## lane 1
==> flow/design.v (excerpt) <==
module figan_upconv #(
    parameter DATA_WIDTH = 16
)(
    input  wire clk,
    input  wire rst_n,
    input  wire valid_in,
    input  wire signed [DATA_WIDTH-1:0] data_in,
    output wire ready_out,
    output wire valid_out,
    output wire signed [DATA_WIDTH-1:0] data_out
);
Size: ~12000 cells after synthesis, roughly 1800 flip-flops.
Settings: LEC_CHECK=0, CAP_MARGIN=15, CORE_MARGIN=2, CORE_UTILIZATION=72, CTS_CLUSTER_SIZE=55, GPL_ROUTABILITY_DRIVEN=0, GPL_TIMING_DRIVEN=1, PLACE_DENSITY_LB_ADDON=0.0, SETUP_SLACK_MARGIN=-0.59, SLEW_MARGIN=20, TNS_END_PERCENT=65; clock period 8.68 ns.
run.sh (not shown) runs the stock make flow with config.mk's settings and CLKGATE_MAP_FILE=.
Completing all stages was not enough for lane 1: its layout failed the final checks because of negative setup slack.
Changes in lane 2 relative to lane 1:
Settings: TNS_END_PERCENT changed from 65 to 10; CORE_UTILIZATION changed from 72 to 36; PLACE_DENSITY_LB_ADDON changed from 0.0 to 0.14; SETUP_SLACK_MARGIN removed (was -0.59); the clock period (ns, I/O delays scaled along) changed from 8.68 to 8.15.
Findings:
Of lane 1 and lane 2, not a single run came through the flow clean. Lane 2 finished all stages; however, its layout fails the closing checks, the failures being negative setup slack. | global-route wire length before repair | lane 2 vs lane 1 | worse |. From lane 1 to lane 2 the numbers moved as follows: cell area power density up 9.8%; smallest setup slack after layout down 0.52 ns; final clock period utilization by the worst path up 7.3 points.
Changes in lane 3 relative to lane 2:
Settings: putting SETUP_SLACK_MARGIN at -0.22 where nothing was set; swapping 1 for 0 in GPL_TIMING_DRIVEN; putting CELL_PAD_IN_SITES_DETAIL_PLACEMENT at 2 where nothing was set; putting CORE_ASPECT_RATIO at 0.52 where nothing was set; swapping 0.14 for 0.11 in PLACE_DENSITY_LB_ADDON; swapping 10 for 30 in TNS_END_PERCENT; putting MAX_ROUTING_LAYER at met4 where nothing was set; swapping 2 for 9 in CORE_MARGIN; swapping 36 for 31 in CORE_UTILIZATION; putting CTS_CLUSTER_DIAMETER at 26 where nothing was set; putting MIN_ROUTING_LAYER at met1 where nothing was set; swapping 55 for 41 in CTS_CLUSTER_SIZE; swapping 15 for 0 in CAP_MARGIN; swapping 20 for 25 in SLEW_MARGIN.
Notes after the runs:
Every stage of lane 3 finished as expected; the final checks, on the other hand, flagged negative setup slack, which means the layout fails. Re met3 wirelength from detailed routing: lane 3 is 23 mm up on lane 2. Looking at post-synthesis to final-layout area growth across lane 2 and lane 3, the one that comes out higher is lane 3. Changes observed in lane 3 relative to lane 2: wire length of the first global-routing pass now larger; count of plain and timing-repair buffers in the layout fell 605; worst setup timing slack at the placement stage fell 1.25 ns; final hold slack rose by 0.039 ns. As of lane 3, fmax had fallen by a few percent compared to lane 2.
Here is what was changed in the inputs of lane 4 compared with lane 3.
Settings: GPL_TIMING_DRIVEN now 1, was 0; CORE_UTILIZATION now 36, was 31.
[summary]
What the final checks of lane 4 revealed, after a flow that finished every stage, was a layout that fails on negative setup slack. The startpoint of the most critical setup path comes out dec2.conv_inst.line_buff_2[1][3] in one run and dec2.conv_inst.line_buff_2[1][4] in the other, namely in lane 4 and lane 3 respectively. Final worst slack was higher in lane 4 than in lane 3. Final cell count: lane 3 vs lane 4 — no meaningful difference. Compared to lane 3, lane 4 has global-route track usage on met3 2.4 points lower.
For lane 5, these inputs were changed with respect to lane 4:
Settings: changing SLEW_MARGIN from 25 to 20; removing CTS_CLUSTER_DIAMETER (formerly 26); setting ABC_AREA to 1 for the first time; changing CORE_UTILIZATION from 36 to 72; removing CORE_ASPECT_RATIO (formerly 0.52); removing MIN_ROUTING_LAYER (formerly met1); changing SETUP_SLACK_MARGIN from -0.22 to 1.46; removing MAX_ROUTING_LAYER (formerly met4); removing CELL_PAD_IN_SITES_DETAIL_PLACEMENT (formerly 2); removing CTS_CLUSTER_SIZE (formerly 41); changing CORE_MARGIN from 9 to 2; removing GPL_TIMING_DRIVEN (formerly 1); removing TNS_END_PERCENT (formerly 30); removing PLACE_DENSITY_LB_ADDON (formerly 0.11); removing GPL_ROUTABILITY_DRIVEN (formerly 0); changing the clock period (ns, I/O delays scaled along) from 8.15 to 9.82.
## What came out
In lane 5 the vertical extent of the die turned out about 4% lower than in lane 4. Lane 5 against lane 4; fmax is up by more than 10%. Run comparison: lane 5 source of the critical timing path dec2.conv_inst.line_buff_2[3][5]; lane 4 source of the critical timing path dec2.conv_inst.line_buff_2[1][3]. Side by side, synthesized cell count turned out higher in lane 5 than in lane 4. Compared with lane 4, area figure in the yosys stat output in lane 5 increased by a few percent. Lane 5 finished end to end and its layout was clean on timing, DRC and antenna. Taking lane 4 over lane 5, the via count ratio works out to 1.05.

* * *

run A:
Starting RTL as in the previous note.
make LEC_CHECK=0 CAP_MARGIN=20 CORE_MARGIN=2 CORE_UTILIZATION=70 CTS_CLUSTER_SIZE=33 SETUP_SLACK_MARGIN=1.74 SLEW_MARGIN=20 finish   # period 7.51 ns
Run A ran in full, but the layout does not pass; the checks complain about setup timing.
#### Input delta (run B over run A)
Settings: swapping 70 for 68 in CORE_UTILIZATION; putting CTS_CLUSTER_DIAMETER at 247 where nothing was set; clearing CTS_CLUSTER_SIZE, which used to be 33; clearing SETUP_SLACK_MARGIN, which used to be 1.74; swapping 7.51 for 10.2 in the clock period (ns, I/O delays scaled along).
--- outcome ---
Run B | stages: all done | timing, DRC, antenna: all pass
Comparing run B and run A, number of global-route vias before repair is lower on run B.
Changes observed in run B relative to run A: final estimated routing congestion in global placement went up by about 0.8%, final setup slack of the worst path increased by 2.79 ns relative to the old numbers, portion of total power attributed to sequential cells moved down, maximum frequency went up 1.0%, die outline height now sits higher.
Run B: layout-stage area growth over the synthesis result lower than run A
Diff run A -> run B: total power went down 26%, actual slew at the worst max-slew pin went down 0.20 ns, number of placed cells counting well taps went down about 6%.
Clock power went down by more than a quarter going from run A to run B.
Inputs modified between run B and run C:
Settings: setting SETUP_SLACK_MARGIN to 1.79 for the first time; changing CTS_CLUSTER_DIAMETER from 247 to 250; setting ABC_AREA to 1 for the first time; changing CORE_UTILIZATION from 68 to 70; setting PLACE_DENSITY_LB_ADDON to 0.11 for the first time; changing the clock period (ns, I/O delays scaled along) from 10.2 to 6.05.
## What came out
Complete run, failing final checks: run C, reason setup timing.
Run comparison: run C launch point of the worst path dec2.conv_inst.line_buff_2[3][1]; run B launch point of the worst path dec2.conv_inst.win[12][3]
Between run B and run C, the via count is higher for run C.
Diff run B -> run C | total of fill cells in the finished design | down by more than 10%
Share of the clock period used by the worst path (run C over run B): increase, 49 points
Compared to run B, the router laid down more metal wire for run C.
Between run B and run C, final core area utilization increased.
Input-level comparison between run D and run C:
Settings: CTS_CLUSTER_DIAMETER no longer set, was 250; ABC_AREA no longer set, was 1; PLACE_DENSITY_LB_ADDON no longer set, was 0.11; SETUP_SLACK_MARGIN now 1.0, was 1.79; the clock period (ns, I/O delays scaled along) now 8.97, was 6.05.
==> comparison <==
STATUS run=run D STAGES=ALL_DONE FINAL_CHECKS=FAILED CAUSE=setup timing. Run D: depth of the most critical reg-to-reg path is 5 higher than what run C reported. NOTE area after synthesis run C->run D decreased by a few percent. Summary: with run C as the reference, routed wire length in run D moved down by more than 10%. The storage element area was comparable across run D and run C. What run D reported for global-route wire length before repair has to be multiplied by 1.17 to get the figure for run C. Going from run C to run D, the yosys synthesis chip area was found to have gone down by about 2.3%. From run C to run D the numbers moved as follows: multi-input logic area has remained practically unchanged, total power moved down.

* * *

## v6
Starting RTL as in the previous note.
clock: 8.98 ns
lec_check: 0
cap_margin: 15
core_margin: 2
core_utilization: 72
cts_cluster_size: 20
gpl_routability_driven: 0
gpl_timing_driven: 1
hold_slack_margin: 0.3
place_density_lb_addon: 0.0
setup_slack_margin: 1.15
slew_margin: 20
tns_end_percent: 65
In v6 the implementation ran to completion but is not tape-out ready, as the final checks report setup timing.
> inputs changed (v6 -> v7)
Settings: swapping 72 for 40 in CORE_UTILIZATION; clearing PLACE_DENSITY_LB_ADDON, which used to be 0.0; clearing GPL_ROUTABILITY_DRIVEN, which used to be 0; clearing CTS_CLUSTER_SIZE, which used to be 20; clearing SETUP_SLACK_MARGIN, which used to be 1.15; clearing TNS_END_PERCENT, which used to be 65; swapping 15 for 20 in CAP_MARGIN; clearing GPL_TIMING_DRIVEN, which used to be 1; clearing HOLD_SLACK_MARGIN, which used to be 0.3; swapping 8.98 for 8.04 in the clock period (ns, I/O delays scaled along).
Findings:
- Complete run, failing final checks: v7, reason setup timing.
- [flow] v6 | stages: complete | final checks: fail | reason: setup timing
- On clock network power: v7 sits above v6.
- Compared with v6, in v7 critical path data required time shrank by 0.86 ns, total routed wirelength shrank by 4.3%, sequential share of layout area shrank by 1.1 points.
- Between v7 and v6, it is v7 whose worst hold slack is higher, by 0.073 ns.
- v7 — period utilization 7.0 points higher, v6 as reference
- Worst setup slack (lower): v7
- v6 reports its highest routing layer actually used as met4 while v7 reports met5.
- Share of total power consumed by net switching was higher in v7 than in v6.
- Amount of wire on met2 after detailed routing shrinks by more than 10% when moving from v6 to v7.

* * *

Starting RTL as in the previous note.
Settings: LEC_CHECK=0, ABC_AREA=0, CAP_MARGIN=0, CELL_PAD_IN_SITES_DETAIL_PLACEMENT=1, CELL_PAD_IN_SITES_GLOBAL_PLACEMENT=1, CORE_MARGIN=2, CORE_UTILIZATION=71, CTS_CLUSTER_SIZE=23, GPL_ROUTABILITY_DRIVEN=0, HOLD_SLACK_MARGIN=0.17, MIN_ROUTING_LAYER=met2, SETUP_SLACK_MARGIN=-0.78, SLEW_MARGIN=15; clock period 13.0 ns.
The first run failed in 3_5_place_dp with DPL-0033.
Next try:
ABC_AREA = unset   (was 0)
CELL_PAD_IN_SITES_GLOBAL_PLACEMENT = unset   (was 1)
CORE_UTILIZATION = 40   (was 71)
CTS_CLUSTER_SIZE = unset   (was 23)
SETUP_SLACK_MARGIN = 1.75   (was -0.78)
SLEW_MARGIN = 20   (was 15)
With this change the flow completed without violations; die area grows by 77%; synthesized cell count stays the same; synthesized area is unchanged.
Next try:
CAP_MARGIN = 20   (was 0)
CELL_PAD_IN_SITES_DETAIL_PLACEMENT = unset   (was 1)
CORE_UTILIZATION = 14   (was 40)
GPL_ROUTABILITY_DRIVEN = unset   (was 0)
HOLD_SLACK_MARGIN = unset   (was 0.17)
MIN_ROUTING_LAYER = unset   (was met2)
SETUP_SLACK_MARGIN = unset   (was 1.75)
clock period = 15.6 ns   (was 13.0 ns; I/O delays follow)
First-iteration DRC count goes down by 63%.
Die area goes up to 2.8 times its value.
Cell count goes up by 44%.
Final area goes up by 6.7%.
Wire length goes down by 16%.
Setup slack gains 2700 ps.
Clock skew goes down by 48 ps.
Sequential cell count does not change.
Power goes down by 20%.
Next try:
ABC_AREA = 1   (was unset)
CORE_UTILIZATION = 70   (was 14)
CTS_CLUSTER_SIZE = 89   (was unset)
PLACE_DENSITY_LB_ADDON = 0.11   (was unset)
SETUP_SLACK_MARGIN = 2.2   (was unset)
clock period = 7.61 ns   (was 15.6 ns; I/O delays follow)
The changed run ran to the end with violations: setup timing.
Maximum frequency grows by 21%.
Count of clock-buffer cells in the layout went down by 53.
Utilization increases by 66 points.
Sequential share of layout area decreases by 0.57 points.
Final area climbs by 1.8%.
Wire length grows by 23%.
Global-route usage came out higher by 29 points.
Die size decreases by 79%.
Setup slack is worse by 6200 ps.
Cell count falls by 31%.
Synthesized area goes up by 2.3%.
Next try:
ABC_AREA = unset   (was 1)
CORE_UTILIZATION = 54   (was 70)
CTS_CLUSTER_SIZE = unset   (was 89)
PLACE_DENSITY_LB_ADDON = unset   (was 0.11)
SETUP_SLACK_MARGIN = unset   (was 2.2)
clock period = 10.9 ns   (was 7.61 ns; I/O delays follow)
The new run passed the timing, DRC and antenna checks.
First-iteration DRC count came out lower by a quarter to a third.
Design area came out lower by a little under a tenth.
Global-route usage came out lower by 12 points.
Clock power came out lower by a quarter to a third.
Sequential cell count is unchanged.
Worst hold slack is worse by 110 ps.
Setup slack is better by 1800 ps.

* * *

## run 1
Starting RTL as in the previous note.
Settings: LEC_CHECK=0, CAP_MARGIN=20, CORE_MARGIN=2, CORE_UTILIZATION=40, SETUP_SLACK_MARGIN=-0.34, SLEW_MARGIN=20; clock period 10.9 ns.
Having completed the whole flow, run 1 delivered a layout that passed the timing, DRC and antenna checks.
What run 2 does differently from run 1 at the input level:
Settings: CORE_UTILIZATION changed from 40 to 72; ABC_AREA newly set to 1; SETUP_SLACK_MARGIN changed from -0.34 to 0.37; TNS_END_PERCENT newly set to 5; the clock period (ns, I/O delays scaled along) changed from 10.9 to 2.12.
[summary]
Yosys synthesis chip area is lower on run 1. Die size: run 2 is under run 1. Floorplan utilization (higher): run 2. The flow ran to completion for all of run 1 and run 2 but run 2, which stopped partway. Run 2: ODB-0269 in global routing (5_1_grt) -> run aborted. Height of the chip (run 2 over run 1): decrease, 24%. Diff run 1 -> run 2: multiplexer share of the synthesized area shows no meaningful change; number of core rows dropped about 25%; routability congestion estimate from global placement picked up an extra 0.11.
> inputs changed (run 2 -> run 3)
Settings: ABC_AREA removed (was 1); SETUP_SLACK_MARGIN changed from 0.37 to 0.28; TNS_END_PERCENT removed (was 5); the clock period (ns, I/O delays scaled along) changed from 2.12 to 3.08.
Results
- Although run 3 finished all stages, its layout failed final checks on negative setup slack.
- Run 3 against run 2: yosys stat chip area fell by about 2.3%; die area down about 2.3%; hold buffer count at CTS roughly the same; total nets after synthesis went down by 291; floorplan utilization went down.
The inputs of run 4 differ from those of run 3 as listed below.
Settings: CORE_UTILIZATION: 72 -> 40; SETUP_SLACK_MARGIN: 0.28 -> unset; the clock period (ns, I/O delays scaled along): 3.08 -> 10.9.
--- outcome ---
Run 4: PASS, flow complete, no timing, DRC or antenna violations. Run 3 vs run 4, top routing layer in use: met5 vs met4. [compare] base=run 3 new=run 4: final estimated routing congestion in global placement now sits lower, tightest hold margin higher. Per the comparison of run 4 with run 3, power dropped about 70%, register-to-register slack climbed 7540 ps. Run comparison: run 3 biggest power consumer among the groups sequential cells; run 4 biggest power consumer among the groups the clock network. The lower count of clock-buffer cells in the layout of run 3 and run 4 is in run 3.

* * *

== build 8 ==
figan_upconv again, from the RTL that the note above started with.
## figan_upconv
module figan_upconv #(
    parameter DATA_WIDTH = 16
)(
    input  wire clk,
    input  wire rst_n,
    input  wire valid_in,
    input  wire signed [DATA_WIDTH-1:0] data_in,
    output wire ready_out,
    output wire valid_out,
    output wire signed [DATA_WIDTH-1:0] data_out
);
    wire signed [DATA_WIDTH-1:0] w_d2 [0:15]; wire signed [DATA_WIDTH-1:0] b_d2;
    w_dec2 w_d2_inst (.w0(w_d2[0]), .w1(w_d2[1]), .w2(w_d2[2]), .w3(w_d2[3]), .w4(w_d2[4]), .w5(w_d2[5]), .w6(w_d2[6]), .w7(w_d2[7]), .w8(w_d2[8]), .w9(w_d2[9]), .w10(w_d2[10]), .w11(w_d2[11]), .w12(w_d2[12]), .w13(w_d2[13]), .w14(w_d2[14]), .w15(w_d2[15]), .bias(b_d2));
    wire val_d2; wire signed [DATA_WIDTH-1:0] dat_d2;
    trans_conv2d_padded_layer #(
        .IN_WIDTH(14), .DATA_WIDTH(DATA_WIDTH),
        .PAD_TOP(2), .PAD_BOTTOM(3),
        .PAD_LEFT(2), .PAD_RIGHT(3)
    ) dec2 (
        .clk(clk), .rst_n(rst_n), .valid_in(valid_in), .data_in(data_in), .ready_out(ready_out),
        .w0(w_d2[0]), .w1(w_d2[1]), .w2(w_d2[2]), .w3(w_d2[3]), .w4(w_d2[4]), .w5(w_d2[5]), .w6(w_d2[6]), .w7(w_d2[7]), .w8(w_d2[8]), .w9(w_d2[9]), .w10(w_d2[10]), .w11(w_d2[11]), .w12(w_d2[12]), .w13(w_d2[13]), .w14(w_d2[14]), .w15(w_d2[15]), .bias(b_d2), .valid_out(val_d2), .data_out(dat_d2)
    );
    leaky_relu_layer #(.DATA_WIDTH(DATA_WIDTH)) act_d2 (.clk(clk), .rst_n(rst_n), .valid_in(val_d2), .data_in(dat_d2), .valid_out(valid_out), .data_out(data_out));
endmodule
export LEC_CHECK = 0
export ABC_AREA = 0
export CAP_MARGIN = 0
export CELL_PAD_IN_SITES_DETAIL_PLACEMENT = 1
export CELL_PAD_IN_SITES_GLOBAL_PLACEMENT = 1
export CORE_MARGIN = 2
export CORE_UTILIZATION = 27
export GPL_ROUTABILITY_DRIVEN = 0
export HOLD_SLACK_MARGIN = 0.17
export MIN_ROUTING_LAYER = met2
export SETUP_SLACK_MARGIN = -0.78
export SLEW_MARGIN = 15
create_clock -name core_clock -period 13.0 [get_ports {clk}]
--- input diff build 8..build 65 ---
Settings: ABC_AREA: 0 -> 1; CTS_CLUSTER_SIZE: unset -> 95; CORE_UTILIZATION: 27 -> 72; HOLD_SLACK_MARGIN: 0.17 -> unset; SLEW_MARGIN: 15 -> 20; CELL_PAD_IN_SITES_DETAIL_PLACEMENT: 1 -> unset; SETUP_SLACK_MARGIN: -0.78 -> -0.33; CELL_PAD_IN_SITES_GLOBAL_PLACEMENT: 1 -> unset; GPL_ROUTABILITY_DRIVEN: 0 -> unset; MIN_ROUTING_LAYER: met2 -> unset; the clock period (ns, I/O delays scaled along): 13.0 -> 6.03.
## What came out
Build 65: complete, dirty (negative setup slack). Of build 8 and build 65, the run reporting the lower number of core rows was build 65. Comparing build 8 and build 65, the higher area growth from synthesis to layout is on build 65. Against build 8, post-synthesis cell count from yosys in build 65 rose by a few percent. Die boundary width was lower in build 65 than in build 8. Taking build 8 as the reference, in build 65 final critical-path share of the clock period higher; xor-xnor portion of the synthesized cell area roughly the same; static power due to leakage roughly the same; synthesized net count higher. Build 65 vs build 8, cell with the largest stage delay on the worst path: sky130_fd_sc_hd__fa_1 vs sky130_fd_sc_hd__a311oi_1. | sum of met3 wire segment lengths after detailed routing | lower: build 65 |. Taking build 8 as the reference, in build 65 first-iteration DRC count +28%; sequential share of layout area now smaller.
Changes in build 67 relative to build 65:
Settings: CORE_UTILIZATION now 69, was 72; SETUP_SLACK_MARGIN no longer set, was -0.33; ABC_AREA no longer set, was 1; CTS_CLUSTER_SIZE no longer set, was 95; CAP_MARGIN now 20, was 0; the clock period (ns, I/O delays scaled along) now 8.17, was 6.03.
Results
Summary of the comparison: setup fix buffers added after clock tree synthesis is higher in build 67, relative to build 65. In the tables for build 65 and build 67, count of clock buffers in the final design reads higher with build 67. Slew at the pin with the worst max-slew slack delta for build 67 relative to build 65: 0.11 ns lower. When build 67 is measured against build 65, its area growth from synthesis to final layout turns out 3.2 points lower. Worst max-slew margin expressed relative to the limit is lower on build 65. Between build 67 and build 65, it is build 67 whose cell count along the critical path is lower, by 2.6%. Highest ir drop seen on vdd (build 67 / build 65): 0.77. The layout from build 67, despite a flow that completed every stage, fails the layout checks, with the failing checks listed as negative setup slack. Looking at build 65 and build 67, the worst-case hold slack is a wash. Against build 65, final design area excluding fillers in build 67 fell by a few percent. The total number of vias number comes out higher for build 65 vs build 67.
Power figures rest on the tool's default switching activity, not on a simulated workload.
